## cordic
module cordic #(
    parameter data_width = 16,
    parameter iterations = 15
    )(
    input clk,
    input reset_n,
    input logic signed [data_width-1:0] angle,
    input logic signed [data_width-1:0] x_i,
    input logic signed [data_width-1:0] y_i,
    output logic signed [data_width-1:0] cos,
    output logic signed [data_width-1:0] sin,
    input valid_in,
    output logic valid_out
    );
Size in the first run: ~6,600 cells after synthesis, ~740 flip-flops, about 84 I/O pins, roughly 0.061 mm² of cells after synthesis.
make LEC_CHECK=0 CAP_MARGIN=10 CORE_MARGIN=2 CORE_UTILIZATION=72 CTS_CLUSTER_DIAMETER=352 CTS_CLUSTER_SIZE=35 PLACE_DENSITY_LB_ADDON=0.23 SETUP_SLACK_MARGIN=0.92 SLEW_MARGIN=20 finish   # period 3.09 ns
run.sh (not shown) runs the stock make flow with config.mk's settings and CLKGATE_MAP_FILE=.
The starting point died in 5_1_grt, error ODB-0269.
Change:
==> flow/config.mk (replaced) <==
export PLATFORM = sky130hd
export DESIGN_NAME = cordic
export DESIGN_NICKNAME = cordic
export VERILOG_FILES = /design/flow/design.v
export SDC_FILE = /design/flow/constraint.sdc
export NUM_CORES = 4
export LEC_CHECK = 0
export CAP_MARGIN = 20
export CORE_MARGIN = 2
export CORE_UTILIZATION = 40
export SLEW_MARGIN = 20
==> flow/constraint.sdc (replaced) <==
create_clock -name core_clock -period 3.8 [get_ports {clk}]
set_input_delay 0.7600 -clock core_clock [delete_from_list [all_inputs] [get_ports {clk}]]
set_output_delay 0.7600 -clock core_clock [all_outputs]
set_load 0.01 [all_outputs]
Outcome:
- Now the flow completed with no timing, DRC or antenna violations
- synthesized cell count is unchanged
- area after synthesis is unchanged
- die area rises by about 80%
Change:
--- a/flow/config.mk
+++ b/flow/config.mk
@@ -8,4 +8,6 @@
 export CAP_MARGIN = 20
 export CORE_MARGIN = 2
-export CORE_UTILIZATION = 40
+export CORE_UTILIZATION = 70
+export CTS_CLUSTER_DIAMETER = 53
+export MAX_ROUTING_LAYER = met4
 export SLEW_MARGIN = 20
==> flow/constraint.sdc (replaced) <==
create_clock -name core_clock -period 3.09 [get_ports {clk}]
set_input_delay 0.6180 -clock core_clock [delete_from_list [all_inputs] [get_ports {clk}]]
set_output_delay 0.6180 -clock core_clock [all_outputs]
set_load 0.01 [all_outputs]
=> The new run reached the layout checks and failed them: negative setup slack; area after synthesis is unchanged; fmax goes down by a little under a tenth; worst hold slack improved by 0.31 ns; register-to-register slack got worse by 1.0 ns; count of clock-buffer cells in the layout goes up by 6.


## north
cordic again, from the RTL that the note above started with.
// cordic
module cordic #(
    parameter data_width = 16,
    parameter iterations = 15
    )(
    input clk,
    input reset_n,
    input logic signed [data_width-1:0] angle,
    input logic signed [data_width-1:0] x_i,
    input logic signed [data_width-1:0] y_i,
    output logic signed [data_width-1:0] cos,
    output logic signed [data_width-1:0] sin,
    input valid_in,
    output logic valid_out
    );
make LEC_CHECK=0 CAP_MARGIN=20 CORE_MARGIN=2 CORE_UTILIZATION=40 GPL_ROUTABILITY_DRIVEN=0 MAX_ROUTING_LAYER=met4 SLEW_MARGIN=20 finish   # period 4.0 ns
north finished all stages; the layout is clean.
#### Input delta (south over north)
- removing MAX_ROUTING_LAYER (formerly met4)
- removing GPL_ROUTABILITY_DRIVEN (formerly 0)
- setting CTS_CLUSTER_DIAMETER to 215 for the first time
- changing CORE_UTILIZATION from 40 to 71
- changing the clock period (ns, I/O delays scaled along) from 4.0 to 3.26
Notes after the runs:
Status south: flow complete, layout not clean - negative setup slack. north → south: worst hold slack higher; die footprint moved down; normalized max-slew margin decreased 14 points. [south vs north] cell area: higher in south. Diff north -> south: setup slack down 360 ps; worst setup slack after placement down 480 ps. Of north and south, north shows the lower non-clock buffer count, with south above it.
diff inputs: south => east
- CTS_CLUSTER_DIAMETER no longer set, was 215
- PLACE_DENSITY_LB_ADDON now 0.01, previously not set
- the clock period (ns, I/O delays scaled along) now 2.75, was 3.26
Notes after the runs:
- Comparing east and south, the higher cell area after placement is on east.
- east: DPL-0033 in clock tree synthesis -> run aborted
- From south to east the numbers moved as follows: area of the synthesized netlist per yosys stat saw little to no change; mean instance size in the synthesized netlist saw little to no change; count of mapped cells out of synthesis saw little to no change.
- Going from south to east, post-DP HPWL grows by about 4%.
- Changes observed in east relative to south: flip-flop and latch count after synthesis closely matched the old numbers, cell area after synthesis about even.
- Total die size came out exactly the same in east and south.
- east ended up with a higher number of cells in the design after placement than south did.
Here is what was changed in the inputs of west compared with east.
- setting CTS_CLUSTER_DIAMETER to 59 for the first time
- removing PLACE_DENSITY_LB_ADDON (formerly 0.01)
- setting MAX_ROUTING_LAYER to met4 for the first time
- changing CORE_UTILIZATION from 71 to 72
- changing the clock period (ns, I/O delays scaled along) from 2.75 to 3.09
==> results <==
Seen in the log of west: GRT-0232 during global routing, after which the run never completed. west vs east, placed instance area went down by 6.3%. east and west ended up with roughly the same total nets after synthesis. Die outline width shrinks slightly when moving from east to west. east → west: synthesized cell count comparable, number of placed instances with taps included fell by 5.4%, complex-gate fraction of the synthesized area saw little to no change.
What middle does differently from west at the input level:
- swapping 72 for 66 in CORE_UTILIZATION
- clearing CTS_CLUSTER_DIAMETER, which used to be 59
- clearing MAX_ROUTING_LAYER, which used to be met4
==> comparison <==
- west has higher core utilization before placement than middle.
- Reported for middle and west, fraction of the yosys area taken by sequential cells turned out identical to the last digit.
- From west to middle the numbers moved as follows: placeable core area higher, die boundary height higher, die area higher.
- Of the runs middle and west, none of them finished clean.
- Seen in the log of west: GRT-0232 during global routing, after which the run never completed.
